==> flow/design.v (excerpt) <==
module arbiter_puf #(parameter challenge_size = 8, response_width = 24)
					(input logic [challenge_size-1 : 0] challenge,
					input logic clk, reset,
					output logic [response_width-1 : 0] response);
clock: 5.22 ns
lec_check: 0
cap_margin: 40
cell_pad_in_sites_detail_placement: 0
cell_pad_in_sites_global_placement: 2
core_aspect_ratio: 1.83
core_margin: 5
core_utilization: 69
cts_cluster_diameter: 194
gpl_timing_driven: 0
max_routing_layer: met4
place_density: 0.58
setup_slack_margin: 1.43
slew_margin: 20
tns_end_percent: 45
run.sh (not shown) runs the stock make flow with config.mk's settings and CLKGATE_MAP_FILE=.
The starting point never finished: it broke off in global placement without I/O.
Rerun with:
CAP_MARGIN = 20   (was 40)
CELL_PAD_IN_SITES_DETAIL_PLACEMENT = not set   (was 0)
CELL_PAD_IN_SITES_GLOBAL_PLACEMENT = not set   (was 2)
CORE_ASPECT_RATIO = not set   (was 1.83)
CORE_MARGIN = 2   (was 5)
CORE_UTILIZATION = 65   (was 69)
CTS_CLUSTER_DIAMETER = not set   (was 194)
GPL_TIMING_DRIVEN = not set   (was 0)
MAX_ROUTING_LAYER = not set   (was met4)
PLACE_DENSITY = not set   (was 0.58)
SETUP_SLACK_MARGIN = 0.74   (was 1.43)
TNS_END_PERCENT = not set   (was 45)
clock period = 4.4 ns   (was 5.22 ns; I/O delays follow)
With this change the flow completed with no timing, DRC or antenna violations.
Die area rises by 3.6%.
Area after synthesis is unchanged.
Synthesized cell count stays the same.
Rerun with:
CORE_UTILIZATION = 72   (was 65)
PLACE_DENSITY_LB_ADDON = 0.0   (was not set)
clock period = 2.58 ns   (was 4.4 ns; I/O delays follow)
=> The new run went through all stages and came out clean; clock-buffer cell count came out lower by 22; die area fell by 9.7%; utilization came out higher by 7.8 points; final cell count falls by about 1.9%; setup slack gets worse by 1100 ps; via count grows by about 1.5%; flip-flop count stays the same; routed wire length went up by 3.2%; clock skew stays flat; global-route usage goes up by 3.0 points.
Rerun with:
CORE_UTILIZATION = 40   (was 72)
PLACE_DENSITY_LB_ADDON = not set   (was 0.0)
SETUP_SLACK_MARGIN = not set   (was 0.74)
clock period = 3.86 ns   (was 2.58 ns; I/O delays follow)
=> The new run finished with timing, DRC and antenna clean; cell area is higher slightly; sequential share of layout area shrinks by 0.89 points; synthesized area does not change; worst setup slack gains 140 ps; register-to-register slack is better by 880 ps; flip-flop count is unchanged.
Rerun with:
CORE_UTILIZATION = 57   (was 40)
clock period = 3.76 ns   (was 3.86 ns; I/O delays follow)
- non-clock buffer count grows by 52
- hold slack improved by 13 ps
- final area shrinks by about 0.9%
- routed wire length shrinks by about 0.4%
- synthesized area is unchanged
- clock-buffer cell count shrinks by 37
- total power grows by 2.0%
- setup slack improved by 390 ps
- die size shrinks by about 30%
- register-to-register slack got worse by 180 ps
- combinational power grows by about 10%

========
== v59 ==
Starting RTL as in the previous note.
clock: 2.39 ns
lec_check: 0
cap_margin: 0
cell_pad_in_sites_detail_placement: 1
core_margin: 2
core_utilization: 67
cts_cluster_size: 71
gpl_timing_driven: 1
max_routing_layer: met5
slew_margin: 20
tns_end_percent: 40
In the summary table, v59 is marked failed, with error DPL-0033 raised in clock tree synthesis.
Here is what was changed in the inputs of v34 compared with v59.
Settings: clearing MAX_ROUTING_LAYER, which used to be met5; swapping 0 for 20 in CAP_MARGIN; clearing TNS_END_PERCENT, which used to be 40; clearing CELL_PAD_IN_SITES_DETAIL_PLACEMENT, which used to be 1; swapping 67 for 68 in CORE_UTILIZATION; clearing GPL_TIMING_DRIVEN, which used to be 1; clearing CTS_CLUSTER_SIZE, which used to be 71; swapping 2.39 for 8.86 in the clock period (ns, I/O delays scaled along).
[summary]
- In summary, v34 completed successfully, with a layout that passed the timing, DRC and antenna checks.
- v34 vs. v59: die size went down by about 1.5%.
- | total half-perimeter wirelength after legalization and detailed placement | v34 vs v59 | 82,000 um lower |
- v34 against v59: initial standard-cell utilization of the core went up; chip area estimate from yosys synthesis roughly the same; y dimension of the die went down about 0.7%; area of the placeable core decreased by about 1.7% relative to the old numbers.
## Diff of input files: v4 against v34
Settings: changing CORE_UTILIZATION from 68 to 72; setting ABC_AREA to 1 for the first time; changing the clock period (ns, I/O delays scaled along) from 8.86 to 5.48.
Results
- [diff] hold slack, v4 relative to v34: regression
- On initial antenna violation count: between v4 and v34, it ends up higher for v4.
- The final wirelength reported for v4 is greater than that of v34 by about 5%.
Modified inputs, v32 compared to v4
Settings: putting PLACE_DENSITY at 0.39 where nothing was set; clearing ABC_AREA, which used to be 1; swapping 5.48 for 2.97 in the clock period (ns, I/O delays scaled along).
### Flow results
Having completed the whole flow, v32 delivered a layout that passed the timing, DRC and antenna checks.
Clock network power share | v32 above v4
Status: sequential power share parity (v4, v32)
Against v4, v32 comes in 5 higher on number of distinct library cells after synthesis.
Of v32 and v4, it is v32 that has the higher sequential power.
Pin count of the biggest net entering global routing, v32 and v4, higher one = v4.
v32 improves on v4 in leakage power total.

========
Starting RTL as in the previous note.
make LEC_CHECK=0 CAP_MARGIN=35 CELL_PAD_IN_SITES_DETAIL_PLACEMENT=0 CELL_PAD_IN_SITES_GLOBAL_PLACEMENT=1 CORE_MARGIN=5 CORE_UTILIZATION=46 CTS_CLUSTER_SIZE=70 GPL_TIMING_DRIVEN=1 MAX_ROUTING_LAYER=met5 MIN_ROUTING_LAYER=met2 SETUP_SLACK_MARGIN=-0.25 SLEW_MARGIN=20 finish   # period 6.32 ns
The starting point finished clean.
Change:
Settings changed: ABC_AREA from default to 1, CELL_PAD_IN_SITES_GLOBAL_PLACEMENT 1 to 0, CORE_UTILIZATION 46 to 72, CTS_CLUSTER_SIZE 70 to 58, MIN_ROUTING_LAYER met2 to met1, SETUP_SLACK_MARGIN -0.25 to default.
Clock period 6.32 ns to 5.07 ns, I/O delays scaled along.
Effect: The new run ran to the end with no violations. Setup slack loses 1.2 ns. First-iteration DRC count shrinks by 39%. Total power grows by 20%. Global-route usage grows by 0.23 points. Die area shrinks by 35%. Cell count shrinks by 8.7%.

========
Starting RTL as in the previous note.
Settings: LEC_CHECK=0, ABC_AREA=1, CAP_MARGIN=20, CORE_ASPECT_RATIO=1.43, CORE_MARGIN=2, CORE_UTILIZATION=72, CTS_CLUSTER_SIZE=11, PLACE_DENSITY=0.39, SETUP_SLACK_MARGIN=0.64, SLEW_MARGIN=40, TNS_END_PERCENT=10; clock period 2.2 ns.
Then changed:
==> flow/config.mk (replaced) <==
export PLATFORM = sky130hd
export DESIGN_NAME = arbiter_puf
export DESIGN_NICKNAME = arbiter_puf
export VERILOG_FILES = /design/flow/design.v
export SDC_FILE = /design/flow/constraint.sdc
export NUM_CORES = 4
export LEC_CHECK = 0
export CAP_MARGIN = 20
export CORE_MARGIN = 2
export CORE_UTILIZATION = 40
export SLEW_MARGIN = 20
==> flow/constraint.sdc (replaced) <==
create_clock -name core_clock -period 5.89 [get_ports {clk}]
set_input_delay 1.1780 -clock core_clock [delete_from_list [all_inputs] [get_ports {clk}]]
set_output_delay 1.1780 -clock core_clock [all_outputs]
set_load 0.01 [all_outputs]
Wire length shrinks by 3.9%. Sequential power shrinks by about 60%. Global-route usage shrinks by 12 points. Utilization shrinks by 33 points. Worst setup slack gets better by 2100 ps. First-iteration DRC count grows by 0.65%. Register-to-register slack gets better by 2600 ps. Power shrinks by 59%. Area after synthesis barely changes. Sequential cell count is unchanged.
Then changed:
--- a/flow/config.mk
+++ b/flow/config.mk
@@ -10 +10,3 @@
-export CORE_UTILIZATION = 40
+export CORE_UTILIZATION = 58
+export HOLD_SLACK_MARGIN = -0.1
+export SETUP_SLACK_MARGIN = 0.97
==> flow/constraint.sdc (replaced) <==
create_clock -name core_clock -period 3.76 [get_ports {clk}]
set_input_delay 0.7520 -clock core_clock [delete_from_list [all_inputs] [get_ports {clk}]]
set_output_delay 0.7520 -clock core_clock [all_outputs]
set_load 0.01 [all_outputs]
Total power went up by 54%.
Worst hold slack gets worse by 32 ps.
Clock power increases by 51%.
Synthesized cell count is unchanged.
Then changed:
--- a/flow/config.mk
+++ b/flow/config.mk
@@ -10,3 +10,2 @@
-export CORE_UTILIZATION = 58
-export HOLD_SLACK_MARGIN = -0.1
-export SETUP_SLACK_MARGIN = 0.97
+export CORE_UTILIZATION = 57
+export SETUP_SLACK_MARGIN = 0.93
@@ -13,0 +13 @@
+export TNS_END_PERCENT = 5
What happened:
- utilization shrinks by 0.93 points
- non-clock buffer count grows by 12
- via count barely changes
- setup slack loses 52 ps
- critical path depth is unchanged
- sequential power hardly moves
- cell count grows by 0.34%
- combinational power grows by about 3%

========
build 62:
arbiter_puf again, from the RTL that the note above started with.
Settings: LEC_CHECK=0, CAP_MARGIN=35, CELL_PAD_IN_SITES_DETAIL_PLACEMENT=0, CELL_PAD_IN_SITES_GLOBAL_PLACEMENT=2, CORE_MARGIN=5, CORE_UTILIZATION=46, CTS_CLUSTER_SIZE=100, GPL_ROUTABILITY_DRIVEN=0, GPL_TIMING_DRIVEN=1, HOLD_SLACK_MARGIN=0.06, MAX_ROUTING_LAYER=met4, MIN_ROUTING_LAYER=met1, PLACE_DENSITY_LB_ADDON=0.01, SLEW_MARGIN=10; clock period 6.32 ns.
The inputs of build 97 differ from those of build 62 as listed below.
# build 62
export LEC_CHECK = 0
export CAP_MARGIN = 35
export CELL_PAD_IN_SITES_DETAIL_PLACEMENT = 0
export CELL_PAD_IN_SITES_GLOBAL_PLACEMENT = 2
export CORE_MARGIN = 5
export CORE_UTILIZATION = 46
export CTS_CLUSTER_SIZE = 100
export GPL_ROUTABILITY_DRIVEN = 0
export GPL_TIMING_DRIVEN = 1
export HOLD_SLACK_MARGIN = 0.06
export MAX_ROUTING_LAYER = met4
export MIN_ROUTING_LAYER = met1
export PLACE_DENSITY_LB_ADDON = 0.01
export SLEW_MARGIN = 10
create_clock -name core_clock -period 6.32 [get_ports {clk}]
# build 97
export LEC_CHECK = 0
export ABC_AREA = 0
export CAP_MARGIN = 35
export CELL_PAD_IN_SITES_DETAIL_PLACEMENT = 0
export CELL_PAD_IN_SITES_GLOBAL_PLACEMENT = 0
export CORE_MARGIN = 2
export CORE_UTILIZATION = 72
export CTS_CLUSTER_SIZE = 58
export GPL_TIMING_DRIVEN = 1
export MAX_ROUTING_LAYER = met5
export MIN_ROUTING_LAYER = met1
export SLEW_MARGIN = 20
create_clock -name core_clock -period 5.07 [get_ports {clk}]
--- outcome ---
- Status: total number of nets in the final design parity (build 62, build 97)
- Build 97: number of fillers in the final layout is about 55% lower than what build 62 reported.
- On power, the lower figure sits with build 62, not build 97.
- As of build 97, post-route standard cell area excluding fillers had fallen slightly compared to build 62.
> inputs changed (build 97 -> build 37)
# build 97
export LEC_CHECK = 0
export ABC_AREA = 0
export CAP_MARGIN = 35
export CELL_PAD_IN_SITES_DETAIL_PLACEMENT = 0
export CELL_PAD_IN_SITES_GLOBAL_PLACEMENT = 0
export CORE_MARGIN = 2
export CORE_UTILIZATION = 72
export CTS_CLUSTER_SIZE = 58
export GPL_TIMING_DRIVEN = 1
export MAX_ROUTING_LAYER = met5
export MIN_ROUTING_LAYER = met1
export SLEW_MARGIN = 20
create_clock -name core_clock -period 5.07 [get_ports {clk}]
# build 37
export LEC_CHECK = 0
export CAP_MARGIN = 20
export CELL_PAD_IN_SITES_DETAIL_PLACEMENT = 0
export CELL_PAD_IN_SITES_GLOBAL_PLACEMENT = 0
export CORE_MARGIN = 2
export CORE_UTILIZATION = 72
export CTS_CLUSTER_SIZE = 70
export GPL_TIMING_DRIVEN = 1
export HOLD_SLACK_MARGIN = 0.29
export MAX_ROUTING_LAYER = met5
export MIN_ROUTING_LAYER = met1
export PLACE_DENSITY_LB_ADDON = 0.0
export SETUP_SLACK_MARGIN = 0.55
export SLEW_MARGIN = 20
create_clock -name core_clock -period 2.15 [get_ports {clk}]
==> comparison <==
- The higher number of nets in the final layout of build 97 and build 37 is in build 37.
- Worst setup slack: build 37 vs build 97 down 1710 ps
- Between build 97 and build 37, layout overhead on the synthesized area is lower for build 97, build 37 comes in above that.
- For build 37, the destination of the critical timing path was c0.c8.d0.q, unlike build 97, where it was response[20].
Input-level comparison between build 31 and build 37:
# build 37
export LEC_CHECK = 0
export CAP_MARGIN = 20
export CELL_PAD_IN_SITES_DETAIL_PLACEMENT = 0
export CELL_PAD_IN_SITES_GLOBAL_PLACEMENT = 0
export CORE_MARGIN = 2
export CORE_UTILIZATION = 72
export CTS_CLUSTER_SIZE = 70
export GPL_TIMING_DRIVEN = 1
export HOLD_SLACK_MARGIN = 0.29
export MAX_ROUTING_LAYER = met5
export MIN_ROUTING_LAYER = met1
export PLACE_DENSITY_LB_ADDON = 0.0
export SETUP_SLACK_MARGIN = 0.55
export SLEW_MARGIN = 20
create_clock -name core_clock -period 2.15 [get_ports {clk}]
# build 31
export LEC_CHECK = 0
export ABC_AREA = 1
export CAP_MARGIN = 20
export CORE_MARGIN = 2
export CORE_UTILIZATION = 72
export CTS_CLUSTER_DIAMETER = 227
export SLEW_MARGIN = 20
create_clock -name core_clock -period 2.15 [get_ports {clk}]
Build 31 completed; timing, DRC and antenna clean. Between build 37 and build 31, met2 track utilization from global routing decreased. Taking build 37 as the reference, in build 31 critical path depth -3; area added between synthesis and finish -0.65 points; final cell count +206.
Relative to build 31, the following input files were edited for build 34:
# build 31
export LEC_CHECK = 0
export ABC_AREA = 1
export CAP_MARGIN = 20
export CORE_MARGIN = 2
export CORE_UTILIZATION = 72
export CTS_CLUSTER_DIAMETER = 227
export SLEW_MARGIN = 20
create_clock -name core_clock -period 2.15 [get_ports {clk}]
# build 34
export LEC_CHECK = 0
export CAP_MARGIN = 0
export CORE_ASPECT_RATIO = 0.72
export CORE_MARGIN = 2
export CORE_UTILIZATION = 72
export CTS_CLUSTER_SIZE = 57
export HOLD_SLACK_MARGIN = 0.29
export PLACE_DENSITY_LB_ADDON = 0.0
export SETUP_SLACK_MARGIN = 0.62
export SLEW_MARGIN = 20
create_clock -name core_clock -period 2.15 [get_ports {clk}]
[summary]
For build 31, the most congested layer reported by global routing was met2, unlike build 34, where it was met1. Changes observed in build 34 relative to build 31: power per standard cell area down 19 nW/um2; routed wire length dropped 2.3%; cell depth of the worst hold path decreased 1. The timing startpoint of the critical path comes out response[20] in one run and en in the other, namely in build 31 and build 34 respectively.
For build 72, these inputs were changed with respect to build 34:
# build 34
export LEC_CHECK = 0
export CAP_MARGIN = 0
export CORE_ASPECT_RATIO = 0.72
export CORE_MARGIN = 2
export CORE_UTILIZATION = 72
export CTS_CLUSTER_SIZE = 57
export HOLD_SLACK_MARGIN = 0.29
export PLACE_DENSITY_LB_ADDON = 0.0
export SETUP_SLACK_MARGIN = 0.62
export SLEW_MARGIN = 20
create_clock -name core_clock -period 2.15 [get_ports {clk}]
# build 72
export LEC_CHECK = 0
export CAP_MARGIN = 20
export CORE_MARGIN = 2
export CORE_UTILIZATION = 72
export CTS_CLUSTER_SIZE = 19
export PLACE_DENSITY_LB_ADDON = 0.01
export SETUP_SLACK_MARGIN = 0.62
export SLEW_MARGIN = 20
create_clock -name core_clock -period 2.15 [get_ports {clk}]
--- outcome ---
On core utilization, build 72 and build 34 are basically level.
Compared build 34 against build 72; switching power share of the total within noise.
Build 34 -> build 72: chip area in the Yosys report delta 0, exact match
| fill cell instance count of the final layout | build 72 vs build 34 | ≈ equal |
Amount of wire on met2 after detailed routing, build 72 and build 34, lower one = build 34.
Going from build 34 to build 72, number of cells traversed by the worst register-to-register path went up 1, final period demand of the worst path went up 19 ps, fmax went down 1.0%.
Power and IR drop assume default switching activity.
